==> flow/design.v <==
module axi_lite_slave (
    input  logic        aclk,
    input  logic        aresetn,
    input  logic        awvalid,
    output logic        awready,
    input  logic [31:0] awaddr,
    input  logic        wvalid,
    output logic        wready,
    input  logic [31:0] wdata,
    input  logic [3:0]  wstrb,
    output logic        bvalid,
    input  logic        bready,
    output logic [1:0]  bresp,
    input  logic        arvalid,
    output logic        arready,
    input  logic [31:0] araddr,
    output logic        rvalid,
    input  logic        rready,
    output logic [31:0] rdata,
    output logic [1:0]  rresp
);
logic [31:0] registers [16];
wire [31:0] debug_reg0 = registers[0];
wire [31:0] debug_reg1 = registers[1];
wire [31:0] debug_reg2 = registers[2];
wire [31:0] debug_reg3 = registers[3];
wire [31:0] debug_reg4 = registers[4];
wire [31:0] debug_reg5 = registers[5];
typedef enum logic [1:0] {
    W_IDLE, W_WAIT_DATA, W_RESP
} write_state_t;
write_state_t write_state;
logic [31:0] write_addr_reg;
logic [1:0] bresp_reg;
logic [1:0] rresp_reg;
logic [31:0] rdata_reg;
always_ff @(posedge aclk or negedge aresetn) begin
    if (!aresetn) begin
        write_state <= W_IDLE;
        awready <= 1'b1;        
        wready <= 1'b0;
        bvalid <= 1'b0;
        write_addr_reg <= 32'h0;
        bresp_reg <= 2'b00;     
        for (int i = 0; i < 16; i++) registers[i] <= 32'h0;
    end else begin
        case (write_state)
            W_IDLE: begin
                awready <= 1'b1;
                if (awvalid && awready) begin
                    write_addr_reg <= awaddr;
                    write_state <= W_WAIT_DATA;
                    awready <= 1'b0;
                    wready <= 1'b1;
                    bresp_reg <= (awaddr[5:2] < 16) ? 2'b00 : 2'b10;
                end
            end
            W_WAIT_DATA: begin
                if (wvalid && wready) begin
                    if (write_addr_reg[5:2] < 16) begin
                        for (int i = 0; i < 4; i++) begin
                            if (wstrb[i])
                                registers[write_addr_reg[5:2]][i*8 +: 8] <= wdata[i*8 +: 8];
                        end
                    end
                    write_state <= W_RESP;
                    wready <= 1'b0;
                    bvalid <= 1'b1;
                end
            end 
            W_RESP: begin
                if (bvalid && bready) begin
                    bvalid <= 1'b0;
                    write_state <= W_IDLE;
                end
            end
        endcase
    end
end
always_ff @(posedge aclk or negedge aresetn) begin
    if (!aresetn) begin
        arready <= 1'b1;
        rvalid <= 1'b0;
        rresp_reg <= 2'b00;      
        rdata_reg <= 32'h0;     
    end else begin
        if (arvalid && arready) begin
            rdata_reg <= (araddr[5:2] < 16) ? registers[araddr[5:2]] : 32'hDEADBEEF;
            rresp_reg <= (araddr[5:2] < 16) ? 2'b00 : 2'b10;
            arready <= 1'b0;
            rvalid <= 1'b1;
        end else if (rvalid && rready) begin
            rvalid <= 1'b0;
            arready <= 1'b1;
        end
    end
end
assign bresp = bresp_reg;
assign rresp = rresp_reg;
assign rdata = rdata_reg;
endmodule
==> flow/run.sh <==
#!/bin/bash
# the make line also repeats each setting of config.mk as NAME=value (left out here)
make -C /OpenROAD-flow-scripts/flow DESIGN_CONFIG=/design/flow/config.mk WORK_HOME=/design/flow/orfs CLKGATE_MAP_FILE= finish
==> flow/config.mk <==
export PLATFORM = sky130hd
export DESIGN_NAME = axi_lite_slave
export DESIGN_NICKNAME = axi_lite_slave
export VERILOG_FILES = /design/flow/design.v
export SDC_FILE = /design/flow/constraint.sdc
export NUM_CORES = 4
export LEC_CHECK = 0
export ABC_AREA = 1
export CAP_MARGIN = 20
export CORE_MARGIN = 2
export CORE_UTILIZATION = 42
export HOLD_SLACK_MARGIN = 0.05
export PLACE_DENSITY = 0.6
export SLEW_MARGIN = 20
==> flow/constraint.sdc <==
create_clock -name core_clock -period 4.6 [get_ports {aclk}]
set_input_delay 0.9200 -clock core_clock [delete_from_list [all_inputs] [get_ports {aclk}]]
set_output_delay 0.9200 -clock core_clock [all_outputs]
set_load 0.01 [all_outputs]
==> flow_metrics.py, run 1 <==
# Metrics from the implementation run
metrics = {
    "outcome": {
        "status": "timing/DRC/antenna clean",
    },
    "critical_path": {
        "critPathLaunchType": "primary input",
        "crit_slowest_cell": "inv_2",
        "rrSetupSlack_ns": 2.35,
        "path_class": "in2reg",
        "ff2ff_path_depth": 5,
        "startpoint": "araddr[3]",
        "critical_path_peak_fanout": 31,
        "endpoint_kind": "flip-flop",
        "endpoint": "rdata_reg[2]$_DFFE_PN0P_",
        "arrival_ns": 3.40,
        "r2r-start": "write_addr_reg[2]$_DFFE_PN0P_",
        "path_cells": "clkdlybuf4s50_1 -> nand2_1 -> inv_2 -> buf_4 -> nand3_1 -> nand2_1 -> nor2_1 -> nand2_1 -> o21ai_1 -> nand2_1",
        "critical_path_required_ns": 5.15,
        "slowest_delay_ns": 0.67,
        "regToRegEndpoint": "registers[10][24]$_DFFE_PN0P_",
        "crit_cells": 10,
        "critPathTopFamily": "buffers and inverters",
        "cpMostUsedCell": "nand2_1",
        "critPathBufInv": 3,
    },
    "synth": {
        "syn_inst": 3060,
        "synth_xor_xnor_area_share_pct": 0,
        "logic_family": "simple AND/OR/NAND/NOR gates",
        "ys_cells": 3060,
        "yosysTopAreaCellShare_pct": 56.15,
        "ys_sh_aoi_pct": 11.95,
        "simple_gate_area_share_pct": 26.69,
        "synth-edff-count": 0,
        "area_leaders": "dfrtp_1 (56%), nand2_1 (18%), o21ai_0 (11%)",
        "ff_type": "dfrtp_1",
        "yosysSeqAreaShare_pct": 56.47,
        "yosys.cell_types.count": 20,
        "yosys.cell_count.top_type": "nand2_1",
        "synth_adder_area_share_pct": 0,
        "yosys_warnings": 2,
        "synthArstFlopShare_pct": 100.0,
        "synth.avg_cell_area_um2": 8.054,
        "ys_area_um2": 24650,
        "synthMuxAreaShare_pct": 0,
        "ys_ff": 556,
        "yosysTopAreaCell": "dfrtp_1",
        "common_cells": "nand2_1 (1,180), o21ai_0 (555), dfrtp_1 (553)",
        "synth_area_um2": 24650,
    },
    "clock_network": {
        "clk_path_buf_depth": 3,
        "cts-root-buf": "clkbuf_16",
        "htree_levels": 2,
        "numClockSinks": 556,
        "post_cts_buffers": 0,
        "cts_resized": 0,
        "cts_tree": "done",
        "hold_buffers": 0,
        "numCtsBuffers": 58,
        "clk_pin_slew_ns": 0.06,
        "clkLatencyLatePin_ns": 0.62,
    },
    "final_timing": {
        "fin_crit_ns": 2.846,
        "drv_slew": 0,
        "hold_viol_final": 0,
        "finalSetupTns_ns": 0,
        "worstMarginPinSlew_ns": 0.9624,
        "skew_ns": 0.01638,
        "slew_headroom_pct": 35.77,
        "period_used_pct": 61.86,
        "setup_viol": 0,
        "fmax_mhz": 351.4,
        "rsz0062_at_grt": "no",
        "holdWs_ns": 0.3445,
        "setup_slack_ns": 1.754,
    },
    "power": {
        "seqPwrFrac_pct": 48.1,
        "power_leader": "sequential cells",
        "p_sw_share_pct": 26.81,
        "pwr-share-clk_pct": 39.2,
        "pwr.group.sequential_w": 0.00587,
        "p_comb_w": 0.00155,
        "pwr-share-comb_pct": 12.7,
        "pg_clk_w": 0.00479,
        "internal_power_w": 0.008939,
        "totalPowerFinal_w": 0.01221,
        "p_leak_nw": 13.97,
        "power.density_nw_per_um2": 437.1,
        "p_switching_w": 0.003274,
        "max-vdd-ir-drop_uv": 267.4,
    },
    "global_routing": {
        "grt-ovfl-total": 0,
        "grt_max_degree": 109,
        "grtUsageTotal_pct": 23.25,
        "grt_pass1_wl_um": 110200,
        "grt_pass1_vias": 19491,
        "antenna_found_initial": 1,
    },
    "die": {
        "die_height_um": 246.2,
        "core-area_um2": 57810,
        "rows": 88,
        "die-area_um2": 60630,
        "io_pins": 148,
        "initCoreUtil_pct": 42.64,
        "fp.dieW_um": 246.2,
    },
    "flow_run": {
        "warnings": 88,
        "cap_violations": 0,
    },
    "layout": {
        "final_cells": 3856,
        "nFillCells": 5499,
        "finalNetCount": 3150,
        "syn2layout_area_growth_pct": 13.38,
    },
    "routing": {
        "antenna_left": 0,
        "routedWlPerCell_um": 17.92,
        "drc_errors": 0,
        "routed_via_density": 5.319,
        "num_vias": 20510,
        "drtIter0Drc": 1985,
        "firstDrtPassIters": 7,
        "totalWireLength_um": 69100,
        "diodes": 0,
    },
    "placed_design": {
        "place_hpwl_um": 41380,
        "gp_congestion": 0.8040,
        "portBuffers": 87,
        "pre_cts_ws_ns": 1.168,
        "placed_cells": 3748,
    },
    "hold_path": {
        "hold_class": "in2async",
    },
}
## final cells by class
cell class                      count  area (um^2)  area share, %
Multi-Input combinational cell   2231         9584          34.30
Inverter                           82        307.8          1.102
Tap cell                          765        957.2          3.425
Timing Repair Buffer              114         1216          4.352
Clock buffer                       94         1790          6.408
Sequential cell                   556        13920          49.81
Clock inverter                     14        170.2         0.6090
## stage by stage
step	instance area, um^2	utilization, %
global route	27940	48.34
floorplan	24660	-
finish	27940	48.34
detailed placement	25980	44.95
CTS	27940	48.34
global placement	25980	44.94
## per-layer routing
metal / wire length, um / up-vias / global-route usage, %
li1: - / 9876 / -
met1: 31570 / 9967 / 32.20
met2: 32190 / 546 / 38.03
met3: 3293 / 121 / 3.115
met4: 2050 / 0 / 7.094
met5: 0 / - / 0
==> inputs of run 2 (changes only) <==
Settings changed: CORE_UTILIZATION 42 to 72, CTS_CLUSTER_DIAMETER set to 372, CTS_CLUSTER_SIZE set to 10, SETUP_SLACK_MARGIN set to 0.7, TNS_END_PERCENT set to 5.
Clock period 4.6 ns to 2.87 ns, I/O delays scaled along.
==> run 2 against run 1 <==
  * Non-clock buffer count increased by 23
  * Worst hold slack improved by 0.13 ns
  * Clock skew increased by 0.010 ns
  * Global-route usage increased by 15 points
  * Register-to-register slack got worse by 1.8 ns
  * Sequential cell count unchanged
  * Utilization increased by 34 points
  * Die size decreased by 41%
  * Synthesized cell count unchanged
  * Critical endpoint is now registers[2][15]$_DFFE_PN0P_
  * Largest cell class unchanged
  * Largest power group unchanged
==> flow_metrics.py, run 2 <==
# Metrics from the implementation run
metrics = {
    "final_timing": {
        "slew_headroom_pct": 36.74,
        "fmax_mhz": 438.0,
        "period_used_pct": 79.54,
        "rsz0062_at_grt": "yes",
        "setup_viol": 0,
        "hold_viol_final": 0,
        "skew_ns": 0.02673,
        "fin_crit_ns": 2.283,
        "finalSetupTns_ns": 0,
        "drv_slew": 0,
        "worstMarginPinSlew_ns": 0.9479,
    },
    "placed_design": {
        "portBuffers": 87,
        "place_hpwl_um": 39440,
        "gp_congestion": 0.8526,
        "post_dp_cell_area_um2": 25860,
        "placed_cells": 3453,
    },
    "clock_network": {
        "cts-root-buf": "clkbuf_16",
        "clk_path_buf_depth": 3,
        "htree_levels": 2,
        "post_cts_buffers": 0,
        "numCtsBuffers": 61,
        "clkLatencyLatePin_ns": 0.62,
        "clk_pin_slew_ns": 0.06,
        "numClockSinks": 556,
        "cts_tree": "done",
    },
    "routing": {
        "antenna_left": 0,
        "num_vias": 21803,
        "totalWireLength_um": 65570,
        "drc_errors": 0,
        "firstDrtPassIters": 5,
        "diodes": 0,
        "routedWlPerCell_um": 18.45,
        "drtIter0Drc": 2329,
        "routed_via_density": 6.133,
    },
    "power": {
        "p_leak_nw": 13.96,
        "power_leader": "sequential cells",
        "pwr.group.sequential_w": 0.00946,
        "max-vdd-ir-drop_uv": 705.1,
        "p_switching_w": 0.005212,
        "pg_clk_w": 0.00696,
        "seqPwrFrac_pct": 49.8,
        "pwr-share-clk_pct": 36.7,
        "p_sw_share_pct": 27.47,
        "internal_power_w": 0.01376,
        "pwr-share-comb_pct": 13.5,
        "power.density_nw_per_um2": 687.9,
        "p_comb_w": 0.00255,
    },
    "flow_run": {
        "warnings": 86,
        "cap_violations": 0,
    },
    "critical_path": {
        "ff2ff_path_depth": 6,
        "critPathTopFamily": "simple AND/OR/NAND/NOR gates",
        "endpoint_kind": "flip-flop",
        "rrSetupSlack_ns": 0.59,
        "critical_path_peak_fanout": 16,
        "arrival_ns": 2.74,
        "path_cells": "inv_1 -> nand2_1 -> nor2_1 -> nand2_1 -> nand2_1 -> o21ai_0",
        "path_class": "reg2reg",
        "critPathBufInv": 1,
        "startpoint": "write_addr_reg[4]$_DFFE_PN0P_",
        "endpoint": "registers[2][15]$_DFFE_PN0P_",
        "critPathLaunchType": "flip-flop",
        "crit_cells": 6,
        "regToRegEndpoint": "registers[2][15]$_DFFE_PN0P_",
        "cpMostUsedCell": "nand2_1",
        "slowest_delay_ns": 0.63,
        "r2r-start": "write_addr_reg[4]$_DFFE_PN0P_",
        "crit_slowest_cell": "nor2_1",
        "critical_path_required_ns": 3.33,
    },
    "die": {
        "rows": 67,
        "initCoreUtil_pct": 73.32,
        "io_pins": 148,
        "core-area_um2": 33620,
        "die_height_um": 189.0,
        "fp.dieW_um": 189.0,
        "die-area_um2": 35730,
    },
    "global_routing": {
        "antenna_found_initial": 0,
        "grtUsageTotal_pct": 37.83,
        "met3_usage_pct": 5.487,
        "use_met2_pct": 60.95,
        "grt_max_degree": 97,
        "gr-usage-met1_pct": 51.84,
        "grt_pass1_wl_um": 107900,
        "busiest_layer": "met2",
        "grt_pass1_vias": 21354,
        "grt-ovfl-total": 0,
    },
    "synth": {
        "synth_xor_xnor_area_share_pct": 0,
        "yosys.cell_count.top_type": "nand2_1",
        "synth_area_um2": 24650,
        "synthMuxAreaShare_pct": 0,
        "ys_cells": 3060,
        "yosysSeqAreaShare_pct": 56.47,
        "yosysTopAreaCell": "dfrtp_1",
        "ys_area_um2": 24650,
        "logic_family": "simple AND/OR/NAND/NOR gates",
        "yosysTopAreaCellShare_pct": 56.15,
        "synthArstFlopShare_pct": 100.0,
        "synth_adder_area_share_pct": 0,
        "simple_gate_area_share_pct": 26.69,
        "yosys.cell_types.count": 20,
        "synth-edff-count": 0,
        "ys_sh_aoi_pct": 11.95,
        "ff_type": "dfrtp_1",
        "synth.avg_cell_area_um2": 8.054,
        "common_cells": "nand2_1 (1,180), o21ai_0 (555), dfrtp_1 (553)",
        "area_leaders": "dfrtp_1 (56%), nand2_1 (18%), o21ai_0 (11%)",
        "ys_ff": 556,
        "syn_inst": 3060,
        "yosys_warnings": 2,
    },
    "hold_path": {
        "hold_class": "reg2reg",
        "min-delay-start": "registers[0][0]$_DFFE_PN0P_",
        "holdPathEnd": "registers[0][0]$_DFFE_PN0P_",
        "worstHoldPathCells": 2,
    },
    "layout": {
        "design_area_um2": 27580,
        "syn2layout_area_growth_pct": 11.91,
        "finalNetCount": 3176,
        "final_cells": 3555,
        "nFillCells": 2183,
        "final_core_util_pct": 82.05,
    },
    "outcome": {
        "status": "timing/DRC/antenna clean",
    },
}
run 2: repair_timing:
item	in CTS	in global routing
gates resized	1	2
endpoints found under the setup margin	4	168
hold endpoints to repair	51	0
hold buffers	1	0
run 2: area by class of cell:
class / instances / area, um^2 / share of cell area [%]
Clock buffer: 98 / 1665 / 6.038
Clock inverter: 3 / 47.55 / 0.1724
Inverter: 82 / 307.8 / 1.116
Multi-Input combinational cell: 2231 / 9582 / 34.74
Sequential cell: 556 / 13920 / 50.46
Tap cell: 448 / 560.5 / 2.032
Timing Repair Buffer: 137 / 1503 / 5.448
run 2: layer usage:
metal  part of all wire [%]  vias up
met5                      0        -
met1                     39    10628
met3                    8.4      183
met4                    4.1        0
li1                       -     9909
met2                     48     1083
run 2: stage by stage:
step                hold WS, ns  setup slack (ns)  power (W)
finish                   0.4789            0.5871    0.01897
floorplan                0.2784             1.296    0.01085
detailed placement       0.4645           0.08250    0.01204
CTS                      0.4823            0.6087    0.01895
global route             0.4991            0.4980    0.01973
global placement         0.4613            0.1362    0.01188
==> inputs of run 3 (changes only) <==
Settings changed: CAP_MARGIN 20 to 40, CORE_MARGIN 2 to 5, CORE_UTILIZATION 72 to 55, CTS_CLUSTER_DIAMETER 372 to 58, CTS_CLUSTER_SIZE 10 to not set, HOLD_SLACK_MARGIN 0.05 to not set, PLACE_DENSITY 0.6 to not set, PLACE_DENSITY_LB_ADDON set to 0.02, SETUP_SLACK_MARGIN 0.7 to not set, SLEW_MARGIN 20 to 10, TNS_END_PERCENT 5 to not set.
Clock period 2.87 ns to 4.18 ns, I/O delays scaled along.
==> run 3 against run 2 <==
  * Worst setup slack better by 1.0 ns
  * Via count is 5.5% lower
  * Combinational power is 33% lower
  * Clock skew is 0.0089 ns lower
  * First-iteration DRC count is 13% lower
  * Synthesized cell count stayed put
  * Design area is 0.76% higher
  * Worst hold slack worse by 0.25 ns
  * Critical endpoint is now rdata_reg[8]$_DFFE_PN0P_
==> flow_metrics.py, run 3 <==
# Metrics from the implementation run
metrics = {
    "outcome": {
        "status": "timing/DRC/antenna clean",
    },
    "clock_network": {
        "clkLatencyLatePin_ns": 0.63,
        "clk_path_buf_depth": 3,
        "cts_tree": "done",
        "clk_pin_slew_ns": 0.06,
        "numClockSinks": 556,
        "cts_resized": 0,
        "cts-root-buf": "clkbuf_16",
        "hold_buffers": 0,
        "post_cts_buffers": 0,
        "htree_levels": 2,
        "numCtsBuffers": 59,
    },
    "power": {
        "p_comb_w": 0.00171,
        "pwr-share-clk_pct": 39.5,
        "internal_power_w": 0.009821,
        "seqPwrFrac_pct": 47.8,
        "power_leader": "sequential cells",
        "pg_clk_w": 0.00533,
        "p_switching_w": 0.003679,
        "power.density_nw_per_um2": 485.7,
        "pwr-share-comb_pct": 12.7,
        "p_sw_share_pct": 27.25,
        "pwr.group.sequential_w": 0.00646,
        "p_leak_nw": 14.03,
        "max-vdd-ir-drop_uv": 389.8,
    },
    "routing": {
        "antenna_left": 0,
        "routed_via_density": 5.580,
        "totalWireLength_um": 67410,
        "firstDrtPassIters": 6,
        "num_vias": 20613,
        "routedWlPerCell_um": 18.25,
        "diodes": 0,
        "drtIter0Drc": 2019,
        "drc_errors": 0,
    },
    "placed_design": {
        "portBuffers": 87,
        "post_dp_cell_area_um2": 25800,
        "gp_congestion": 0.8068,
        "place_hpwl_um": 41430,
        "pre_cts_ws_ns": 1.023,
    },
    "global_routing": {
        "grt_max_degree": 90,
        "grt_pass1_wl_um": 109400,
        "grt-ovfl-total": 0,
        "antenna_found_initial": 0,
        "grtUsageTotal_pct": 27.32,
        "grt_pass1_vias": 19911,
    },
    "synth": {
        "ff_type": "dfrtp_1",
        "yosys.cell_count.top_type": "nand2_1",
        "yosys.cell_types.count": 20,
        "logic_family": "simple AND/OR/NAND/NOR gates",
        "synthArstFlopShare_pct": 100.0,
        "synth.avg_cell_area_um2": 8.054,
        "synthMuxAreaShare_pct": 0,
        "area_leaders": "dfrtp_1 (56%), nand2_1 (18%), o21ai_0 (11%)",
        "ys_area_um2": 24650,
        "synth_xor_xnor_area_share_pct": 0,
        "yosysTopAreaCell": "dfrtp_1",
        "syn_inst": 3060,
        "ys_cells": 3060,
        "synth-edff-count": 0,
        "common_cells": "nand2_1 (1,180), o21ai_0 (555), dfrtp_1 (553)",
        "ys_sh_aoi_pct": 11.95,
        "synth_adder_area_share_pct": 0,
        "synth_area_um2": 24650,
        "ys_ff": 556,
        "yosysTopAreaCellShare_pct": 56.15,
        "simple_gate_area_share_pct": 26.69,
        "yosys_warnings": 2,
        "yosysSeqAreaShare_pct": 56.47,
    },
    "final_timing": {
        "finalSetupTns_ns": 0,
        "worstMarginPinSlew_ns": 0.8022,
        "hold_viol_final": 0,
        "period_used_pct": 61.39,
        "slew_headroom_pct": 46.32,
        "setup_viol": 0,
        "rsz0062_at_grt": "no",
        "drv_slew": 0,
        "setup_slack_ns": 1.614,
        "fin_crit_ns": 2.566,
        "skew_ns": 0.01784,
        "fmax_mhz": 389.7,
    },
    "critical_path": {
        "path_cells": "clkdlybuf4s50_1 -> nor2_4 -> nand2_2 -> buf_4 -> nand2_1 -> nor2_1 -> nand2_1 -> o21ai_1 -> nand2_1",
        "critical_path_required_ns": 4.68,
        "rrSetupSlack_ns": 1.92,
        "crit_slowest_cell": "clkdlybuf4s50_1",
        "arrival_ns": 3.07,
        "critPathBufInv": 2,
        "startpoint": "araddr[3]",
        "critical_path_peak_fanout": 24,
        "endpoint_kind": "flip-flop",
        "ff2ff_path_depth": 5,
        "path_class": "in2reg",
        "critPathLaunchType": "primary input",
        "r2r-start": "write_addr_reg[4]$_DFFE_PN0P_",
        "slowest_delay_ns": 0.64,
        "regToRegEndpoint": "registers[9][0]$_DFFE_PN0P_",
        "critPathTopFamily": "simple AND/OR/NAND/NOR gates",
        "crit_cells": 9,
        "cpMostUsedCell": "nand2_1",
        "endpoint": "rdata_reg[8]$_DFFE_PN0P_",
    },
    "die": {
        "core-area_um2": 44320,
        "fp.dieW_um": 221.7,
        "die-area_um2": 49140,
        "rows": 77,
        "die_height_um": 221.7,
        "io_pins": 148,
        "initCoreUtil_pct": 55.61,
    },
    "layout": {
        "finalNetCount": 3161,
        "syn2layout_area_growth_pct": 12.77,
        "design_area_um2": 27790,
    },
    "flow_run": {
        "warnings": 82,
        "cap_violations": 0,
    },
    "hold_path": {
        "hold_class": "in2async",
    },
}
==> run 3: final cells by class <==
class,instances,area [um^2]
tap,592,740.7
inverter,82,307.8
sequential,556,13920
clock buffer,84,1742
fill,3931,16520
multi-input combinational,2231,9579
clock inverter,25,252.7
timing repair buffer,124,1254
==> run 3: through the flow <==
step,std cells,utilization (%),hold slack (ns),power (W)
final,3694,62.71,0.2280,0.01350
after global routing,3694,62.71,0.2714,0.01414
after CTS,3694,62.71,0.2382,0.01359
after detailed placement,3585,58.21,0.4642,0.008251
after global placement,3585,58.21,0.4605,0.008166
after floorplan,3063,-,0.4479,0.007447
==> run 3: per-layer routing <==
layer | wire length [um] | global-route usage (%)
met2 | 30560 | 42.90
met1 | 30550 | 39.53
met5 | 0 | 0
met4 | 2149 | 8.113
met3 | 4146 | 4.780
==> inputs of run 4 (changes only) <==
Settings changed: CAP_MARGIN 40 to 20, CORE_MARGIN 5 to 2, CORE_UTILIZATION 55 to 50, CTS_CLUSTER_DIAMETER 58 to not set, HOLD_SLACK_MARGIN set to 0.05, PLACE_DENSITY set to 0.6, PLACE_DENSITY_LB_ADDON 0.02 to not set, SLEW_MARGIN 10 to 20.
Clock period 4.18 ns to 3.0 ns, I/O delays scaled along.
==> run 4 against run 3 <==
  * Design area grew 1.8%
  * Clock power grew 43%
  * Non-clock buffer count grew 22
  * Clock-buffer cell count grew 7
  * Sequential share of layout area shrank 0.88 points
  * Critical path depth grew 1
  * Sequential cell count is the same
  * Combinational power grew 42%
  * Critical path type unchanged
==> flow_metrics.py, run 4 <==
# Metrics from the implementation run
metrics = {
    "final_timing": {
        "worstMarginPinSlew_ns": 1.049,
        "holdWs_ns": 0.4782,
        "slew_headroom_pct": 30.01,
        "drv_slew": 0,
        "fmax_mhz": 418.2,
        "fin_crit_ns": 2.391,
        "rsz0062_at_grt": "no",
        "setup_viol": 0,
        "skew_ns": 0.01687,
        "period_used_pct": 79.70,
        "hold_viol_final": 0,
    },
    "synth": {
        "synthArstFlopShare_pct": 100.0,
        "ys_cells": 3060,
        "simple_gate_area_share_pct": 26.69,
        "area_leaders": "dfrtp_1 (56%), nand2_1 (18%), o21ai_0 (11%)",
        "synth_area_um2": 24650,
        "synth.avg_cell_area_um2": 8.054,
        "syn_inst": 3060,
        "synth_xor_xnor_area_share_pct": 0,
        "yosys.cell_types.count": 20,
        "logic_family": "simple AND/OR/NAND/NOR gates",
        "ys_sh_aoi_pct": 11.95,
        "yosys_warnings": 2,
        "synth_adder_area_share_pct": 0,
        "common_cells": "nand2_1 (1,180), o21ai_0 (555), dfrtp_1 (553)",
        "ys_area_um2": 24650,
        "synth-edff-count": 0,
        "yosysTopAreaCellShare_pct": 56.15,
        "yosys.cell_count.top_type": "nand2_1",
        "ff_type": "dfrtp_1",
        "ys_ff": 556,
        "synthMuxAreaShare_pct": 0,
        "yosysTopAreaCell": "dfrtp_1",
        "yosysSeqAreaShare_pct": 56.47,
    },
    "layout": {
        "finalNetCount": 3183,
        "design_area_um2": 28290,
        "syn2layout_area_growth_pct": 14.79,
    },
    "critical_path": {
        "endpoint": "rdata_reg[16]$_DFFE_PN0P_",
        "r2r-start": "write_addr_reg[2]$_DFFE_PN0P_",
        "cpMostUsedCell": "nand2_1",
        "path_cells": "clkdlybuf4s50_1 -> nand2_1 -> nor2_2 -> buf_4 -> nand2_1 -> nand2_1 -> nor2_1 -> nand2_1 -> o21ai_1 -> nand2_1",
        "critPathTopFamily": "simple AND/OR/NAND/NOR gates",
        "crit_slowest_cell": "nor2_2",
        "endpoint_kind": "flip-flop",
        "critical_path_peak_fanout": 16,
        "critPathBufInv": 2,
        "arrival_ns": 2.95,
        "rrSetupSlack_ns": 0.69,
        "regToRegEndpoint": "registers[10][30]$_DFFE_PN0P_",
        "ff2ff_path_depth": 5,
        "slowest_delay_ns": 0.75,
        "critPathLaunchType": "primary input",
        "startpoint": "araddr[4]",
        "crit_cells": 10,
        "critical_path_required_ns": 3.56,
        "path_class": "in2reg",
    },
    "die": {
        "die-area_um2": 51090,
        "initCoreUtil_pct": 50.45,
        "core-area_um2": 48850,
        "fp.dieW_um": 226.0,
        "io_pins": 148,
        "die_height_um": 226.0,
        "rows": 81,
    },
    "clock_network": {
        "numClockSinks": 556,
        "hold_buffers": 1,
        "clk_pin_slew_ns": 0.06,
        "htree_levels": 2,
        "cts-root-buf": "clkbuf_16",
        "cts_resized": 0,
        "cts_tree": "done",
        "clk_path_buf_depth": 3,
        "numCtsBuffers": 59,
        "clkLatencyLatePin_ns": 0.62,
        "post_cts_buffers": 0,
    },
    "flow_run": {
        "warnings": 82,
        "cap_violations": 0,
    },
    "power": {
        "p_comb_w": 0.00242,
        "p_sw_share_pct": 26.63,
        "power_leader": "sequential cells",
        "internal_power_w": 0.01397,
        "pwr.group.sequential_w": 0.00900,
        "power.density_nw_per_um2": 673.2,
        "pwr-share-comb_pct": 12.7,
        "p_switching_w": 0.005072,
        "p_leak_nw": 14.21,
        "seqPwrFrac_pct": 47.3,
        "totalPowerFinal_w": 0.01904,
        "pwr-share-clk_pct": 40.0,
        "pg_clk_w": 0.00762,
        "max-vdd-ir-drop_uv": 424.2,
    },
    "global_routing": {
        "grtUsageTotal_pct": 27.37,
        "use_met2_pct": 43.97,
        "grt_pass1_wl_um": 109600,
        "busiest_layer": "met2",
        "grt_max_degree": 84,
        "grt_pass1_vias": 19655,
        "antenna_found_initial": 0,
        "met3_usage_pct": 3.266,
        "gr-usage-met1_pct": 39.18,
        "grt-ovfl-total": 0,
    },
    "routing": {
        "firstDrtPassIters": 6,
        "totalWireLength_um": 67890,
        "routedWlPerCell_um": 17.93,
        "drtIter0Drc": 1893,
        "num_vias": 20600,
        "antenna_left": 0,
        "routed_via_density": 5.440,
        "drc_errors": 0,
        "diodes": 0,
    },
    "placed_design": {
        "gp_congestion": 0.8209,
        "place_hpwl_um": 42120,
        "portBuffers": 87,
        "post_dp_cell_area_um2": 26230,
    },
    "hold_path": {
        "min-delay-start": "rdata_reg[29]$_DFFE_PN0P_",
        "holdPathEnd": "rdata_reg[29]$_DFFE_PN0P_",
        "worstHoldPathCells": 2,
        "hold_class": "reg2reg",
    },
    "outcome": {
        "status": "timing/DRC/antenna clean",
    },
}
==> run 4: cell type report <==
cell class / count / area [um^2]
multi-input combinational: 2231 / 9584
timing repair buffer: 146 / 1597
fill: 4579 / 20560
clock buffer: 91 / 1798
inverter: 82 / 307.8
clock inverter: 17 / 256.5
sequential: 556 / 13920
tap: 664 / 830.8
==> run 4: routing by layer <==
metal / routed length, um / vias to the layer above
met3: 3432 / 104
met1: 31060 / 10032
met5: 0 / -
li1: - / 9925
met2: 31720 / 539
met4: 1678 / 0
==> run 4: through the flow <==
stage               setup WS (ns)  std cells  utilization [%]  setup TNS, ns
global route               0.4800       3787            57.91              0
finish                     0.6090       3787            57.91              0
floorplan                   1.400       3063                -              0
global placement         -0.01146       3678            53.69       -0.01146
CTS                        0.6359       3787            57.91              0
detailed placement       -0.01398       3678            53.69       -0.01927
==> inputs of run 5 (changes only) <==
Settings changed: ABC_AREA 1 to 0, CELL_PAD_IN_SITES_DETAIL_PLACEMENT set to 2, CELL_PAD_IN_SITES_GLOBAL_PLACEMENT set to 0, CORE_ASPECT_RATIO set to 1.54, CTS_CLUSTER_SIZE set to 50, GPL_ROUTABILITY_DRIVEN set to 0, GPL_TIMING_DRIVEN set to 0, HOLD_SLACK_MARGIN 0.05 to 0.14, PLACE_DENSITY 0.6 to not set, PLACE_DENSITY_LB_ADDON set to 0.19, TNS_END_PERCENT set to 5.
Clock period 3.0 ns to 1.42 ns, I/O delays scaled along.
==> run 5 against run 4 <==
  * The run now fails in global routing (5_1_grt)
  * Synthesized area grew 1.1%
  * Die size grew 1.2%
  * Synthesized cell count shrank 38%
==> flow_metrics.py, run 5 <==
# Flow results
metrics = {
    "synth": {
        "synthMuxAreaShare_pct": 25.00,
        "ff_type": "dfrtp_1",
        "logic_family": "multiplexers",
        "synthArstFlopShare_pct": 100.0,
        "simple_gate_area_share_pct": 5.100,
        "yosys_warnings": 2,
        "synth-edff-count": 0,
        "ys_sh_aoi_pct": 11.51,
        "ys_ff": 556,
        "yosys.cell_count.top_type": "dfrtp_1",
        "yosys.cell_types.count": 53,
        "synth.avg_cell_area_um2": 13.21,
        "syn_inst": 1887,
        "ys_area_um2": 24930,
        "common_cells": "dfrtp_1 (553), mux2_2 (497), nand2_1 (94)",
        "yosysSeqAreaShare_pct": 55.83,
        "synth_area_um2": 24930,
        "yosysTopAreaCell": "dfrtp_1",
        "synth_adder_area_share_pct": 0,
        "yosysTopAreaCellShare_pct": 55.51,
        "ys_cells": 1887,
        "synth_xor_xnor_area_share_pct": 0,
        "area_leaders": "dfrtp_1 (56%), mux2_2 (22%), a22oi_1 (2.6%)",
    },
    "die": {
        "die-area_um2": 51700,
        "fp.dieW_um": 183.9,
        "rows": 101,
        "initCoreUtil_pct": 50.58,
        "die_height_um": 281.1,
        "core-area_um2": 49280,
        "io_pins": 148,
    },
    "global_routing": {
        "grtUsageTotal_pct": 78.38,
        "grt-ovfl-total": 204,
    },
    "placed_design": {
        "portBuffers": 86,
        "pre_cts_ws_ns": -2.237,
        "place_hpwl_um": 73560,
        "placed_cells": 2600,
    },
    "outcome": {
        "status": "stopped before the end",
        "firstError": "[ERROR GRT-0232] Routing congestion too high. Check the congestion heatmap in the GUI.",
        "lastStage": "global routing (5_1_grt)",
    },
    "clock_network": {
        "cts-root-buf": "clkbuf_16",
        "numClockSinks": 556,
        "clk_path_buf_depth": 3,
        "numCtsBuffers": 54,
        "htree_levels": 2,
    },
}
run 5: timing repair:
item | in CTS
pin swaps | 37
buffers inserted | 45
hold endpoints to repair | 130
gates resized | 334
gates cloned | 1
setup endpoints to repair | 780
run 5: metal layers:
| metal | overflow | global-route usage, % |
|---|---|---|
| met1 | 2 | 79.56 |
| met2 | 104 | 93.79 |
| met3 | 2 | 61.95 |
| met4 | 96 | 80.59 |
| met5 | 0 | 22.83 |
run 5: per-stage QoR:
step           cell area [um^2]  util (%)
4_1_cts                   30750     62.39
3_5_place_dp              27420     55.63
3_3_place_gp              27240     55.28
2_1_floorplan             25610         -
==> inputs of run 6 (changes only) <==
Settings changed: ABC_AREA 0 to not set, CELL_PAD_IN_SITES_DETAIL_PLACEMENT 2 to not set, CELL_PAD_IN_SITES_GLOBAL_PLACEMENT 0 to not set, CORE_ASPECT_RATIO 1.54 to not set, CORE_UTILIZATION 50 to 65, CTS_CLUSTER_SIZE 50 to not set, GPL_ROUTABILITY_DRIVEN 0 to not set, GPL_TIMING_DRIVEN 0 to not set, HOLD_SLACK_MARGIN 0.14 to not set, PLACE_DENSITY_LB_ADDON 0.19 to not set, SETUP_SLACK_MARGIN set to 0.65, TNS_END_PERCENT 5 to not set.
Clock period 1.42 ns to 2.28 ns, I/O delays scaled along.
==> run 6 against run 5 <==
  * Now clean on timing, DRC and antenna
  * Synthesized area stayed put
  * Die size shrank 23%
  * Synthesized cell count is the same
==> flow_metrics.py, run 6 <==
# Metrics from the implementation run
metrics = {
    "routing": {
        "routedWlPerCell_um": 31.17,
        "antenna_left": 0,
        "routed_via_density": 7.039,
        "totalWireLength_um": 84990,
        "firstDrtPassIters": 5,
        "diodes": 0,
        "drtIter0Drc": 1844,
        "num_vias": 19195,
        "drc_errors": 0,
    },
    "outcome": {
        "status": "timing/DRC/antenna clean",
    },
    "power": {
        "totalPowerFinal_w": 0.02220,
        "p_sw_share_pct": 25.09,
        "power_leader": "sequential cells",
        "p_comb_w": 0.00238,
        "power.density_nw_per_um2": 663.8,
        "internal_power_w": 0.01663,
        "pwr.group.sequential_w": 0.0103,
        "seqPwrFrac_pct": 46.3,
        "p_switching_w": 0.005572,
        "pwr-share-clk_pct": 43.0,
        "pwr-share-comb_pct": 10.7,
        "pg_clk_w": 0.00955,
        "p_leak_nw": 16.30,
        "max-vdd-ir-drop_uv": 695.5,
    },
    "clock_network": {
        "numCtsBuffers": 55,
        "numClockSinks": 556,
        "clk_path_buf_depth": 3,
        "cts-root-buf": "clkbuf_16",
        "clk_pin_slew_ns": 0.06,
        "clkLatencyLatePin_ns": 0.62,
        "htree_levels": 2,
        "cts_tree": "done",
    },
    "final_timing": {
        "period_used_pct": 84.39,
        "worstMarginPinSlew_ns": 0.8522,
        "drv_slew": 0,
        "rsz0062_at_grt": "yes",
        "setup_viol": 0,
        "slew_headroom_pct": 43.01,
        "hold_viol_final": 0,
        "skew_ns": 0.01731,
        "fmax_mhz": 519.7,
        "fin_crit_ns": 1.924,
    },
    "synth": {
        "yosys.cell_types.count": 53,
        "simple_gate_area_share_pct": 5.100,
        "logic_family": "multiplexers",
        "yosysTopAreaCellShare_pct": 55.51,
        "ys_ff": 556,
        "ff_type": "dfrtp_1",
        "synth.avg_cell_area_um2": 13.21,
        "common_cells": "dfrtp_1 (553), mux2_2 (497), nand2_1 (94)",
        "ys_area_um2": 24930,
        "ys_cells": 1887,
        "area_leaders": "dfrtp_1 (56%), mux2_2 (22%), a22oi_1 (2.6%)",
        "synthArstFlopShare_pct": 100.0,
        "synth_area_um2": 24930,
        "synth-edff-count": 0,
        "synthMuxAreaShare_pct": 25.00,
        "synth_xor_xnor_area_share_pct": 0,
        "yosysSeqAreaShare_pct": 55.83,
        "yosys_warnings": 2,
        "syn_inst": 1887,
        "synth_adder_area_share_pct": 0,
        "ys_sh_aoi_pct": 11.51,
        "yosysTopAreaCell": "dfrtp_1",
        "yosys.cell_count.top_type": "dfrtp_1",
    },
    "critical_path": {
        "regToRegEndpoint": "rdata_reg[0]$_DFFE_PN0P_",
        "startpoint": "arready$_DFFE_PN1P_",
        "slowest_delay_ns": 0.53,
        "arrival_ns": 2.42,
        "critPathLaunchType": "flip-flop",
        "path_cells": "and2_4 -> buf_12 -> o211ai_1 -> a221oi_2 -> o221ai_2 -> a2bb2oi_2",
        "critPathTopFamily": "AND-OR/OR-AND gates",
        "endpoint_kind": "flip-flop",
        "critical_path_peak_fanout": 7,
        "critical_path_required_ns": 2.77,
        "critPathBufInv": 1,
        "crit_cells": 6,
        "r2r-start": "arready$_DFFE_PN1P_",
        "endpoint": "rdata_reg[0]$_DFFE_PN0P_",
        "ff2ff_path_depth": 6,
        "rrSetupSlack_ns": 0.36,
        "crit_slowest_cell": "dfstp_2",
        "path_class": "reg2reg",
    },
    "layout": {
        "syn2layout_area_growth_pct": 34.20,
        "nFillCells": 1527,
        "final_core_util_pct": 88.60,
        "finalNetCount": 2277,
        "design_area_um2": 33450,
    },
    "die": {
        "initCoreUtil_pct": 66.02,
        "die-area_um2": 39930,
        "io_pins": 148,
        "core-area_um2": 37760,
        "rows": 71,
        "fp.dieW_um": 199.8,
        "die_height_um": 199.8,
    },
    "hold_path": {
        "hold_class": "in2async",
    },
    "flow_run": {
        "cap_violations": 0,
        "warnings": 87,
    },
    "global_routing": {
        "grt-ovfl-total": 0,
        "grt_pass1_wl_um": 120400,
        "grtUsageTotal_pct": 40.77,
        "grt_pass1_vias": 19704,
        "grt_max_degree": 79,
        "antenna_found_initial": 0,
    },
    "placed_design": {
        "portBuffers": 87,
        "gp_congestion": 0.8747,
        "post_dp_cell_area_um2": 28540,
        "place_hpwl_um": 48170,
    },
}
-- run 6: area by class of cell --
class | count | area, um^2 | area share, %
clock inverters | 15 | 187.7 | 0.5610
flip-flops and latches | 556 | 13920 | 41.61
repair buffers | 359 | 4178 | 12.49
clock buffers | 88 | 1713 | 5.120
multi-input cells | 1195 | 12800 | 38.27
well taps | 511 | 639.4 | 1.911
inverters | 3 | 11.26 | 0.03366
-- run 6: metrics by stage --
| step | instances | hold WS, ns | setup slack, ns | TNS, ns |
|---|---|---|---|---|
| floorplan | 1890 | 0.1604 | 0.4904 | 0 |
| global placement | 2527 | 0.4093 | -0.2788 | -40.89 |
| detailed placement | 2527 | 0.4167 | -0.3088 | -48.23 |
| CTS | 2699 | 0.3707 | 0.4098 | 0 |
| global route | 2727 | 0.4182 | 0.2957 | 0 |
| finish | 2727 | 0.3701 | 0.3558 | 0 |
-- run 6: repair_timing --
action / CTS / global route
resized: 562 / 108
hold endpoints to repair: 40 / 0
endpoints found under the setup margin: 578 / 551
cloned: 5 / 1
buffers inserted: 63 / 27
hold buffers: 1 / 0
pin swaps: 59 / 56
-- run 6: per-layer routing --
metal / part of all wire [%] / vias to the layer above / track usage, % / routed length (um)
met5: 0 / - / 0 / 0
met4: 6.7 / 0 / 21.54 / 5662
met3: 8.2 / 342 / 7.728 / 6961
met2: 48 / 1145 / 66.32 / 40480
met1: 38 / 10065 / 52.49 / 31890
li1: - / 7643 / - / -
==> inputs of run 7 (changes only) <==
Settings changed: ABC_AREA set to 1, CORE_UTILIZATION 65 to 58, CTS_CLUSTER_DIAMETER set to 224, HOLD_SLACK_MARGIN set to 0.05, PLACE_DENSITY set to 0.6, SETUP_SLACK_MARGIN 0.65 to 0.21, TNS_END_PERCENT set to 35.
Clock period 2.28 ns to 1.64 ns, I/O delays scaled along.
==> run 7 against run 6 <==
  * Synthesized area decreased by 1.1%
  * Global-route usage decreased by 4.3 points
  * Utilization decreased by 11 points
  * Clock power increased by 43%
  * Maximum frequency increased by 10%
  * Non-clock buffer count increased by 21
  * First-iteration DRC count increased by 32%
  * Worst hold slack got worse by 0.22 ns
  * Register-to-register slack got worse by 0.46 ns
  * Critical path depth increased by 2
  * Worst setup slack got worse by 0.46 ns
  * Now fails the layout checks on setup timing
==> flow_metrics.py, run 7 <==
# Metrics from the implementation run
metrics = {
    "synth": {
        "synth_area_um2": 24650,
        "synth_xor_xnor_area_share_pct": 0,
        "synthArstFlopShare_pct": 100.0,
        "yosys.cell_count.top_type": "nand2_1",
        "ys_ff": 556,
        "common_cells": "nand2_1 (1,180), o21ai_0 (555), dfrtp_1 (553)",
        "synthMuxAreaShare_pct": 0,
        "area_leaders": "dfrtp_1 (56%), nand2_1 (18%), o21ai_0 (11%)",
        "ys_sh_aoi_pct": 11.95,
        "synth_adder_area_share_pct": 0,
        "yosysTopAreaCell": "dfrtp_1",
        "ff_type": "dfrtp_1",
        "yosysSeqAreaShare_pct": 56.47,
        "synth-edff-count": 0,
        "syn_inst": 3060,
        "simple_gate_area_share_pct": 26.69,
        "yosys.cell_types.count": 20,
        "yosys_warnings": 2,
        "logic_family": "simple AND/OR/NAND/NOR gates",
        "synth.avg_cell_area_um2": 8.054,
        "yosysTopAreaCellShare_pct": 56.15,
        "ys_cells": 3060,
        "ys_area_um2": 24650,
    },
    "routing": {
        "num_vias": 23188,
        "firstDrtPassIters": 5,
        "diodes": 0,
        "drtIter0Drc": 2430,
        "routedWlPerCell_um": 21.08,
        "totalWireLength_um": 82090,
        "routed_via_density": 5.955,
        "antenna_left": 0,
        "drc_errors": 0,
    },
    "power": {
        "internal_power_w": 0.02616,
        "pwr.group.sequential_w": 0.0167,
        "pg_clk_w": 0.0137,
        "p_leak_nw": 16.64,
        "power.density_nw_per_um2": 1119,
        "pwr-share-comb_pct": 17.1,
        "max-vdd-ir-drop_uv": 973.9,
        "seqPwrFrac_pct": 45.6,
        "pwr-share-clk_pct": 37.3,
        "p_sw_share_pct": 28.51,
        "p_comb_w": 0.00627,
        "power_leader": "sequential cells",
        "p_switching_w": 0.01043,
    },
    "critical_path": {
        "critical_path_peak_fanout": 16,
        "arrival_ns": 2.24,
        "ff2ff_path_depth": 8,
        "critPathTopFamily": "simple AND/OR/NAND/NOR gates",
        "endpoint_kind": "flip-flop",
        "path_class": "reg2reg",
        "crit_cells": 8,
        "endpoint": "registers[11][8]$_DFFE_PN0P_",
        "critPathLaunchType": "flip-flop",
        "slowest_delay_ns": 0.45,
        "path_cells": "inv_2 -> nand2_2 -> nor2_1 -> buf_4 -> nand2_1 -> buf_12 -> nand2_1 -> o21ai_0",
        "rrSetupSlack_ns": -0.11,
        "critical_path_required_ns": 2.13,
        "critPathBufInv": 3,
        "startpoint": "write_addr_reg[4]$_DFFE_PN0P_",
        "r2r-start": "write_addr_reg[4]$_DFFE_PN0P_",
        "crit_slowest_cell": "dfrtp_2",
        "cpMostUsedCell": "nand2_1",
        "regToRegEndpoint": "registers[11][8]$_DFFE_PN0P_",
    },
    "clock_network": {
        "numClockSinks": 556,
        "numCtsBuffers": 57,
        "cts_tree": "done",
        "cts-root-buf": "clkbuf_16",
        "clkLatencyLatePin_ns": 0.62,
        "clk_pin_slew_ns": 0.06,
        "htree_levels": 2,
        "clk_path_buf_depth": 3,
    },
    "global_routing": {
        "grtUsageTotal_pct": 36.48,
        "met3_usage_pct": 6.600,
        "use_met2_pct": 58.14,
        "grt_max_degree": 57,
        "busiest_layer": "met2",
        "antenna_found_initial": 0,
        "grt_pass1_vias": 22483,
        "gr-usage-met1_pct": 50.09,
        "grt_pass1_wl_um": 125200,
        "grt-ovfl-total": 0,
    },
    "die": {
        "rows": 75,
        "core-area_um2": 41950,
        "io_pins": 148,
        "fp.dieW_um": 210.1,
        "initCoreUtil_pct": 58.76,
        "die_height_um": 210.1,
        "die-area_um2": 44160,
    },
    "final_timing": {
        "finalSetupTns_ns": -1.619,
        "setup_slack_ns": -0.1070,
        "skew_ns": 0.02221,
        "setup_viol": 69,
        "rsz0062_at_grt": "yes",
        "worstMarginPinSlew_ns": 0.6734,
        "period_used_pct": 106.5,
        "drv_slew": 0,
        "hold_viol_final": 0,
        "holdWs_ns": 0.1479,
        "fmax_mhz": 572.4,
        "slew_headroom_pct": 55.06,
        "fin_crit_ns": 1.747,
    },
    "layout": {
        "design_area_um2": 32690,
        "nFillCells": 2836,
        "final_cells": 3894,
        "final_core_util_pct": 77.94,
        "finalNetCount": 3415,
        "syn2layout_area_growth_pct": 32.65,
    },
    "flow_run": {
        "cap_violations": 0,
        "warnings": 86,
    },
    "outcome": {
        "status": "finished with violations",
        "so_faults": "setup timing",
    },
    "placed_design": {
        "gp_congestion": 0.8943,
        "placed_cells": 3704,
        "place_hpwl_um": 46660,
        "post_dp_cell_area_um2": 28430,
        "portBuffers": 87,
    },
    "hold_path": {
        "hold_class": "in2async",
    },
}
==> run 7: stage by stage <==
| stage | setup WS [ns] | power [W] |
|---|---|---|
| after floorplan | 0.2439 | 0.01898 |
| after global placement | -0.7491 | 0.02139 |
| after detailed placement | -0.7727 | 0.02162 |
| after CTS | 0.04117 | 0.03580 |
| after global routing | -0.1488 | 0.03800 |
| final | -0.1070 | 0.03660 |
==> run 7: final cells by class <==
class	instances	area [um^2]	area share, %
flip-flops and latches	556	13920	42.58
multi-input cells	2231	10590	32.40
repair buffers	380	5224	15.98
clock buffers	93	1774	5.427
well taps	539	674.4	2.063
inverters	82	307.8	0.9414
clock inverters	13	200.2	0.6123
==> run 7: routing by layer <==
metal	wire [um]	share of wire [%]	vias up
met4	2953	3.6	0
met3	7516	9.2	218
met2	39190	48	1182
met1	32420	39	11349
li1	-	-	10439
met5	0	0	-
==> run 7: what timing repair did <==
item | 4_1_cts | 5_1_grt
gates cloned | 22 | 10
endpoints found under the setup margin | 581 | 581
setup buffers | 40 | 11
pin swaps | 21 | 17
resized | 350 | 265
hold buffers | 1 | 0
hold endpoints to repair | 264 | 0
==> inputs of run 8 (changes only) <==
Settings changed: CORE_UTILIZATION 58 to 72, CTS_CLUSTER_DIAMETER 224 to 358, CTS_CLUSTER_SIZE set to 10, SETUP_SLACK_MARGIN 0.21 to not set, TNS_END_PERCENT 35 to 10.
Clock period 1.64 ns to 2.1 ns, I/O delays scaled along.
==> run 8 against run 7 <==
  * The run now finishes clean
  * First-iteration DRC count up 9.0%
  * Sequential cell count did not move
  * Clock-buffer cell count decreased by 8
  * Sequential share of layout area grew 6.5 points
  * Via count down 4.3%
  * Sequential power is 23% lower
  * Routed wire length fell by 18%
  * Combinational power fell by 43%
  * Power is 29% lower
  * Utilization increased by 6.3 points
  * Largest cell class unchanged
  * Critical path depth decreased by 7
  * Clock skew down 0.0036 ns
==> flow_metrics.py, run 8 <==
# Metrics from the implementation run
metrics = {
    "synth": {
        "yosysTopAreaCellShare_pct": 56.15,
        "synth-edff-count": 0,
        "simple_gate_area_share_pct": 26.69,
        "yosys_warnings": 2,
        "synthMuxAreaShare_pct": 0,
        "synthArstFlopShare_pct": 100.0,
        "yosys.cell_count.top_type": "nand2_1",
        "ys_area_um2": 24650,
        "ys_sh_aoi_pct": 11.95,
        "ys_cells": 3060,
        "area_leaders": "dfrtp_1 (56%), nand2_1 (18%), o21ai_0 (11%)",
        "synth_adder_area_share_pct": 0,
        "synth_area_um2": 24650,
        "logic_family": "simple AND/OR/NAND/NOR gates",
        "synth_xor_xnor_area_share_pct": 0,
        "syn_inst": 3060,
        "ff_type": "dfrtp_1",
        "yosys.cell_types.count": 20,
        "common_cells": "nand2_1 (1,180), o21ai_0 (555), dfrtp_1 (553)",
        "ys_ff": 556,
        "yosysSeqAreaShare_pct": 56.47,
        "synth.avg_cell_area_um2": 8.054,
        "yosysTopAreaCell": "dfrtp_1",
    },
    "routing": {
        "totalWireLength_um": 67330,
        "drc_errors": 0,
        "routedWlPerCell_um": 18.57,
        "antenna_left": 0,
        "drtIter0Drc": 2649,
        "firstDrtPassIters": 6,
        "dr.max_layer_used": "met4",
        "diodes": 0,
        "wl_met2_um": 32200,
        "wl_met1_um": 26480,
        "num_vias": 22193,
        "wl_met3_um": 5791,
        "routed_via_density": 6.122,
    },
    "power": {
        "pwr-share-clk_pct": 36.3,
        "seqPwrFrac_pct": 49.9,
        "pg_clk_w": 0.00942,
        "p_comb_w": 0.00357,
        "pwr.group.sequential_w": 0.0129,
        "p_switching_w": 0.007140,
        "p_leak_nw": 14.36,
        "power_leader": "sequential cells",
        "internal_power_w": 0.01879,
        "pwr-share-comb_pct": 13.8,
        "power.density_nw_per_um2": 915.3,
        "totalPowerFinal_w": 0.02593,
        "max-vdd-ir-drop_uv": 745.6,
        "p_sw_share_pct": 27.54,
    },
    "die": {
        "core-area_um2": 33620,
        "die_height_um": 189.0,
        "fp.dieW_um": 189.0,
        "die-area_um2": 35730,
        "initCoreUtil_pct": 73.32,
        "rows": 67,
        "io_pins": 148,
    },
    "global_routing": {
        "antenna_found_initial": 0,
        "grtUsageTotal_pct": 38.75,
        "grt_pass1_vias": 21677,
        "grt_max_degree": 96,
        "grt-ovfl-total": 0,
        "grt_pass1_wl_um": 110400,
    },
    "layout": {
        "final_core_util_pct": 84.26,
        "design_area_um2": 28330,
        "finalNetCount": 3259,
        "syn2layout_area_growth_pct": 14.93,
    },
    "final_timing": {
        "holdWs_ns": 0.2656,
        "setup_viol": 0,
        "skew_ns": 0.01864,
        "hold_viol_final": 0,
        "slew_headroom_pct": 59.48,
        "fmax_mhz": 491.7,
        "rsz0062_at_grt": "no",
        "fin_crit_ns": 2.034,
        "period_used_pct": 96.84,
        "drv_slew": 0,
        "worstMarginPinSlew_ns": 0.6056,
    },
    "outcome": {
        "status": "timing/DRC/antenna clean",
    },
    "clock_network": {
        "clkLatencyLatePin_ns": 0.62,
        "cts_tree": "done",
        "numClockSinks": 556,
        "numCtsBuffers": 61,
        "htree_levels": 2,
        "clk_pin_slew_ns": 0.06,
        "clk_path_buf_depth": 3,
        "cts-root-buf": "clkbuf_16",
    },
    "critical_path": {
        "path_cells": "clkdlybuf4s50_1",
        "endpoint": "wready",
        "r2r-start": "write_addr_reg[4]$_DFFE_PN0P_",
        "crit_cells": 1,
        "rrSetupSlack_ns": 0.28,
        "endpoint_kind": "output pin",
        "critPathBufInv": 1,
        "startpoint": "wready$_DFFE_PN0P_",
        "critical_path_required_ns": 1.68,
        "critPathTopFamily": "buffers and inverters",
        "arrival_ns": 1.61,
        "critical_path_peak_fanout": 4,
        "critPathLaunchType": "flip-flop",
        "regToRegEndpoint": "registers[9][19]$_DFFE_PN0P_",
        "slowest_delay_ns": 0.57,
        "crit_slowest_cell": "clkdlybuf4s50_1",
        "path_class": "reg2out",
        "ff2ff_path_depth": 7,
    },
    "flow_run": {
        "warnings": 84,
        "cap_violations": 0,
    },
    "placed_design": {
        "place_hpwl_um": 42170,
        "gp_congestion": 0.8798,
        "post_dp_cell_area_um2": 26650,
        "portBuffers": 87,
    },
    "hold_path": {
        "hold_class": "in2async",
    },
}
run 8: per-layer routing:
layer | vias up | track usage (%)
met5 | - | 0
met4 | 0 | 18.36
met2 | 1231 | 62.36
met3 | 210 | 5.171
li1 | 10059 | -
met1 | 10693 | 53.06
run 8: area by class of cell:
type,count,area (um^2)
multi-input combinational,2231,9577
clock buffer,85,1617
fill,2055,5290
inverter,82,307.8
sequential,556,13920
timing repair buffer,220,2300
tap,448,560.5
clock inverter,3,47.55
run 8: what timing repair did:
| action | in CTS | in global routing |
|---|---|---|
| buffers inserted | 0 | 0 |
| hold buffers | 1 | 0 |
| endpoints found under the hold margin | 145 | 0 |
| resized | 2 | 0 |
| setup endpoints to repair | 2 | 0 |
run 8: through the flow:
step	instances	TNS (ns)	setup slack [ns]
finish	3625	0	0.06638
global route	3625	0	0.02376
CTS	3625	0	0.04510
detailed placement	3536	-5.109	-0.2098
global placement	3536	-3.605	-0.1508
floorplan	3063	0	0.6443
==> inputs of run 9 (changes only) <==
Settings changed: ABC_AREA 1 to not set, CELL_PAD_IN_SITES_DETAIL_PLACEMENT set to 2, CELL_PAD_IN_SITES_GLOBAL_PLACEMENT set to 3, CORE_MARGIN 2 to 5, CORE_UTILIZATION 72 to 21, CTS_CLUSTER_DIAMETER 358 to not set, CTS_CLUSTER_SIZE 10 to 65, GPL_ROUTABILITY_DRIVEN set to 1, GPL_TIMING_DRIVEN set to 0, HOLD_SLACK_MARGIN 0.05 to not set, MAX_ROUTING_LAYER set to met4, MIN_ROUTING_LAYER set to met2, PLACE_DENSITY 0.6 to 0.93, TNS_END_PERCENT 10 to 90.
Clock period 2.1 ns to 3.0 ns, I/O delays scaled along.
==> run 9 against run 8 <==
  * Now fails the layout checks on setup timing
  * Clock-buffer cell count is 1 lower
  * Design area rose by 6.0%
  * Combinational power shrank 46%
  * Worst setup slack got worse by 0.16 ns
  * Critical path type is now in2reg
  * Largest cell class unchanged
  * Highest routed layer unchanged
==> flow_metrics.py, run 9 <==
# Metrics from the implementation run
metrics = {
    "final_timing": {
        "period_used_pct": 103.0,
        "fin_crit_ns": 3.090,
        "drv_slew": 0,
        "hold_viol_final": 0,
        "setup_slack_ns": -0.08957,
        "slew_headroom_pct": 8.838,
        "fmax_mhz": 323.7,
        "rsz0062_at_grt": "yes",
        "skew_ns": 0.08655,
        "holdWs_ns": 0.4720,
        "setup_viol": 41,
        "finalSetupTns_ns": -1.349,
        "worstMarginPinSlew_ns": 1.367,
    },
    "critical_path": {
        "endpoint": "rdata_reg[8]$_DFFE_PN0P_",
        "regToRegEndpoint": "registers[4][11]$_DFFE_PN0P_",
        "crit_slowest_cell": "clkdlybuf4s50_1",
        "critical_path_peak_fanout": 10,
        "startpoint": "araddr[2]",
        "critPathLaunchType": "primary input",
        "slowest_delay_ns": 0.70,
        "critPathBufInv": 3,
        "arrival_ns": 3.64,
        "r2r-start": "write_addr_reg[5]$_DFFE_PN0P_",
        "critPathTopFamily": "buffers and inverters",
        "endpoint_kind": "flip-flop",
        "crit_cells": 8,
        "critical_path_required_ns": 3.55,
        "rrSetupSlack_ns": -0.07,
        "path_cells": "clkdlybuf4s50_1 -> buf_2 -> nor3_1 -> dlygate4sd1_1 -> a221oi_1 -> nor2_1 -> nor4_4 -> o21ai_0",
        "ff2ff_path_depth": 5,
        "path_class": "in2reg",
    },
    "synth": {
        "ys_area_um2": 24930,
        "synth.avg_cell_area_um2": 13.21,
        "yosysSeqAreaShare_pct": 55.83,
        "syn_inst": 1887,
        "synth_adder_area_share_pct": 0,
        "yosys_warnings": 2,
        "yosys.cell_types.count": 53,
        "yosysTopAreaCell": "dfrtp_1",
        "synth_area_um2": 24930,
        "yosys.cell_count.top_type": "dfrtp_1",
        "yosysTopAreaCellShare_pct": 55.51,
        "synth_xor_xnor_area_share_pct": 0,
        "ff_type": "dfrtp_1",
        "ys_cells": 1887,
        "simple_gate_area_share_pct": 5.100,
        "common_cells": "dfrtp_1 (553), mux2_2 (497), nand2_1 (94)",
        "synthMuxAreaShare_pct": 25.00,
        "synthArstFlopShare_pct": 100.0,
        "area_leaders": "dfrtp_1 (56%), mux2_2 (22%), a22oi_1 (2.6%)",
        "logic_family": "multiplexers",
        "ys_sh_aoi_pct": 11.51,
        "ys_ff": 556,
        "synth-edff-count": 0,
    },
    "hold_path": {
        "holdPathEnd": "arready$_DFFE_PN1P_",
        "hold_class": "in2reg",
        "min-delay-start": "rready",
        "worstHoldPathCells": 3,
    },
    "global_routing": {
        "gr-usage-met1_pct": 0,
        "grt_pass1_wl_um": 155100,
        "grtUsageTotal_pct": 26.59,
        "antenna_found_initial": 0,
        "use_met2_pct": 30.24,
        "busiest_layer": "met3",
        "grt_max_degree": 96,
        "grt_pass1_vias": 29368,
        "grt-ovfl-total": 0,
        "met3_usage_pct": 32.94,
    },
    "die": {
        "fp.dieW_um": 354.5,
        "die_height_um": 354.5,
        "rows": 126,
        "die-area_um2": 125700,
        "io_pins": 148,
        "initCoreUtil_pct": 21.14,
        "core-area_um2": 117900,
    },
    "power": {
        "max-vdd-ir-drop_uv": 446.2,
        "pwr.group.sequential_w": 0.00785,
        "seqPwrFrac_pct": 44.8,
        "pwr-share-comb_pct": 11.0,
        "p_switching_w": 0.004954,
        "power_leader": "sequential cells",
        "pwr-share-clk_pct": 44.2,
        "p_sw_share_pct": 28.25,
        "p_leak_nw": 13.81,
        "power.density_nw_per_um2": 583.7,
        "pg_clk_w": 0.00776,
        "p_comb_w": 0.00193,
        "internal_power_w": 0.01258,
    },
    "routing": {
        "routed_via_density": 6.816,
        "firstDrtPassIters": 10,
        "drc_errors": 0,
        "totalWireLength_um": 109900,
        "drtIter0Drc": 5937,
        "antenna_left": 0,
        "num_vias": 24817,
        "routedWlPerCell_um": 30.18,
    },
    "clock_network": {
        "post_cts_buffers": 0,
        "cts_tree": "done",
        "clkLatencyLatePin_ns": 0.71,
        "numCtsBuffers": 58,
        "numClockSinks": 556,
        "htree_levels": 2,
        "cts-root-buf": "clkbuf_16",
        "clk_path_buf_depth": 3,
        "clk_pin_slew_ns": 0.07,
    },
    "placed_design": {
        "place_hpwl_um": 68800,
        "pre_cts_ws_ns": -1.178,
        "gp_congestion": 0.9961,
        "portBuffers": 86,
    },
    "layout": {
        "syn2layout_area_growth_pct": 20.50,
        "nFillCells": 12548,
        "finalNetCount": 2149,
    },
    "flow_run": {
        "warnings": 83,
        "cap_violations": 0,
    },
    "outcome": {
        "so_faults": "setup timing",
        "status": "finished with violations",
    },
}
## run 9: metal layers
layer / vias up / routed length [um]
met2: 8233 / 50980
met5: - / 0
met3: 1275 / 44650
li1: 7291 / -
met1: 8018 / 0
met4: 0 / 14260
## run 9: timing repair
| item | in CTS | in global routing |
|---|---|---|
| gates resized | 11 | 30 |
| setup endpoints to repair | 27 | 46 |
| endpoints found under the hold margin | 68 | 0 |
| pin swaps | 0 | 1 |
| hold buffers | 1 | 0 |
## run 9: layout make-up
cell class,count,area [um^2],share of cell area [%]
well taps,1536,1922,6.398
repair buffers,94,1059,3.524
inverters,3,11.26,0.03749
clock inverters,17,246.5,0.8206
multi-input cells,1193,10450,34.78
plain buffers,136,660.6,2.199
flip-flops and latches,556,13920,46.33
diodes,22,55.05,0.1833
clock buffers,84,1719,5.723
## run 9: stage by stage
stage          util [%]  cell area (um^2)  power (W)  cells
6_report          25.47             30040    0.01753   3641
5_1_grt           25.43             29980    0.01794   3619
4_1_cts           25.35             29900    0.01731   3620
3_5_place_dp      23.67             27910   0.009806   3519
2_1_floorplan         -             24940   0.008525   1890
3_3_place_gp      23.51             27720   0.009741   3512
==> inputs of run 10 (changes only) <==
Settings changed: ABC_AREA set to 1, CELL_PAD_IN_SITES_DETAIL_PLACEMENT 2 to not set, CELL_PAD_IN_SITES_GLOBAL_PLACEMENT 3 to not set, CORE_MARGIN 5 to 2, CORE_UTILIZATION 21 to 62, CTS_CLUSTER_SIZE 65 to 97, GPL_ROUTABILITY_DRIVEN 1 to not set, GPL_TIMING_DRIVEN 0 to not set, HOLD_SLACK_MARGIN set to 0.05, MAX_ROUTING_LAYER met4 to not set, MIN_ROUTING_LAYER met2 to not set, PLACE_DENSITY 0.93 to 0.6, TNS_END_PERCENT 90 to not set.
Clock period 3.0 ns to 1.72 ns, I/O delays scaled along.
==> run 10 against run 9 <==
  * Now clean on timing, DRC and antenna
  * Final cell count grew 4.4%
  * Largest cell class unchanged
  * Highest routed layer unchanged
  * Critical path depth shrank 2
  * Register-to-register slack gained 0.11 ns
  * Critical endpoint is now registers[9][14]$_DFFE_PN0P_
  * Sequential cell count is the same
  * Sequential power grew 100%
==> flow_metrics.py, run 10 <==
# Metrics from the implementation run
metrics = {
    "synth": {
        "yosys_warnings": 2,
        "synth_area_um2": 24650,
        "common_cells": "nand2_1 (1,180), o21ai_0 (555), dfrtp_1 (553)",
        "synthMuxAreaShare_pct": 0,
        "ys_sh_aoi_pct": 11.95,
        "synth.avg_cell_area_um2": 8.054,
        "yosys.cell_count.top_type": "nand2_1",
        "ys_area_um2": 24650,
        "yosysSeqAreaShare_pct": 56.47,
        "simple_gate_area_share_pct": 26.69,
        "area_leaders": "dfrtp_1 (56%), nand2_1 (18%), o21ai_0 (11%)",
        "yosysTopAreaCell": "dfrtp_1",
        "syn_inst": 3060,
        "yosysTopAreaCellShare_pct": 56.15,
        "synth-edff-count": 0,
        "ys_ff": 556,
        "logic_family": "simple AND/OR/NAND/NOR gates",
        "ff_type": "dfrtp_1",
        "synth_xor_xnor_area_share_pct": 0,
        "synthArstFlopShare_pct": 100.0,
    },
    "clock_network": {
        "clk_path_buf_depth": 3,
        "clkLatencyLatePin_ns": 0.61,
        "numClockSinks": 556,
        "htree_levels": 2,
        "cts_tree": "done",
        "numCtsBuffers": 57,
        "cts-root-buf": "clkbuf_16",
    },
    "final_timing": {
        "skew_ns": 0.01242,
        "rsz0062_at_grt": "yes",
        "setup_viol": 0,
        "period_used_pct": 97.68,
        "fmax_mhz": 595.2,
        "worstMarginPinSlew_ns": 0.6071,
        "finalSetupTns_ns": 0,
        "slew_headroom_pct": 59.49,
        "hold_viol_final": 0,
        "fin_crit_ns": 1.680,
        "drv_slew": 0,
    },
    "die": {
        "io_pins": 148,
        "fp.dieW_um": 203.4,
        "die_height_um": 203.4,
        "rows": 73,
        "die-area_um2": 41360,
        "initCoreUtil_pct": 62.46,
    },
    "critical_path": {
        "path_cells": "inv_1 -> nand2_1 -> nor2_1 -> nand2_1 -> buf_12 -> o21ai_0",
        "critical_path_required_ns": 2.22,
        "path_class": "reg2reg",
        "critPathLaunchType": "flip-flop",
        "r2r-start": "write_addr_reg[4]$_DFFE_PN0P_",
        "critPathBufInv": 2,
        "rrSetupSlack_ns": 0.04,
        "critPathTopFamily": "simple AND/OR/NAND/NOR gates",
        "endpoint": "registers[9][14]$_DFFE_PN0P_",
        "startpoint": "write_addr_reg[4]$_DFFE_PN0P_",
        "slowest_delay_ns": 0.39,
        "critical_path_peak_fanout": 16,
        "crit_cells": 6,
        "crit_slowest_cell": "dfrtp_1",
        "regToRegEndpoint": "registers[9][14]$_DFFE_PN0P_",
        "endpoint_kind": "flip-flop",
    },
    "layout": {
        "nFillCells": 2882,
        "design_area_um2": 30310,
        "final_cells": 3801,
        "finalNetCount": 3342,
        "final_core_util_pct": 76.83,
        "syn2layout_area_growth_pct": 23.00,
        "seqCellArea_um2": 13920,
        "comb_area_um2": 9589,
    },
    "placed_design": {
        "placed_cells": 3692,
        "portBuffers": 87,
        "gp_congestion": 0.8674,
        "post_dp_cell_area_um2": 28330,
        "place_hpwl_um": 46500,
    },
    "routing": {
        "routedWlPerCell_um": 18.81,
        "totalWireLength_um": 71490,
        "num_vias": 21949,
        "drtIter0Drc": 2360,
        "routed_via_density": 5.775,
        "firstDrtPassIters": 7,
        "antenna_left": 0,
        "drc_errors": 0,
    },
    "global_routing": {
        "grt_pass1_vias": 21452,
        "grt-ovfl-total": 0,
        "grtUsageTotal_pct": 35.72,
        "grt_max_degree": 51,
        "antenna_found_initial": 1,
    },
    "power": {
        "p_leak_nw": 15.58,
        "power_leader": "sequential cells",
        "power.density_nw_per_um2": 1088,
        "p_switching_w": 0.008913,
        "pg_clk_w": 0.0126,
        "pwr-share-clk_pct": 38.3,
        "p_comb_w": 0.00458,
        "max-vdd-ir-drop_uv": 913.2,
        "pwr.group.sequential_w": 0.0158,
        "p_sw_share_pct": 27.02,
        "pwr-share-comb_pct": 13.9,
        "seqPwrFrac_pct": 47.8,
    },
    "outcome": {
        "status": "timing/DRC/antenna clean",
    },
    "flow_run": {
        "cap_violations": 0,
    },
    "hold_path": {
        "hold_class": "in2async",
    },
}
-- run 10: final cells by class --
cell class | instances | area share [%]
Sequential cell | 556 | 45.91
Multi-Input combinational cell | 2231 | 31.63
Timing Repair Buffer | 307 | 12.92
Clock buffer | 82 | 5.617
Tap cell | 525 | 2.167
Inverter | 82 | 1.015
Clock inverter | 17 | 0.7264
Antenna cell | 1 | 0.008255
-- run 10: metal layers --
layer / GRT usage [%] / up-vias / share of wire [%]
li1: - / 10262 / -
met1: 49.74 / 10677 / 42
met2: 57.96 / 857 / 48
met3: 5.066 / 153 / 7.0
met4: 12.75 / 0 / 3.0
met5: 0 / - / 0
-- run 10: timing repair --
action / 4_1_cts / 5_1_grt
setup buffers: 4 / 4
resized: 43 / 5
endpoints found under the hold margin: 248 / 0
setup endpoints to repair: 41 / 60
hold buffers: 1 / 0
pin swaps: 2 / 2
-- run 10: stage by stage --
stage	hold slack (ns)	worst slack [ns]	total power [W]
3_5_place_dp	0.2534	-0.6954	0.02057
5_1_grt	0.2516	-0.03588	0.03440
4_1_cts	0.2233	0.002484	0.03307
3_3_place_gp	0.2513	-0.6801	0.02033
6_report	0.2251	0.03990	0.03298
2_1_floorplan	0.04841	0.2643	0.01810
No activity file was given, so power comes from the tool's default toggle rates.
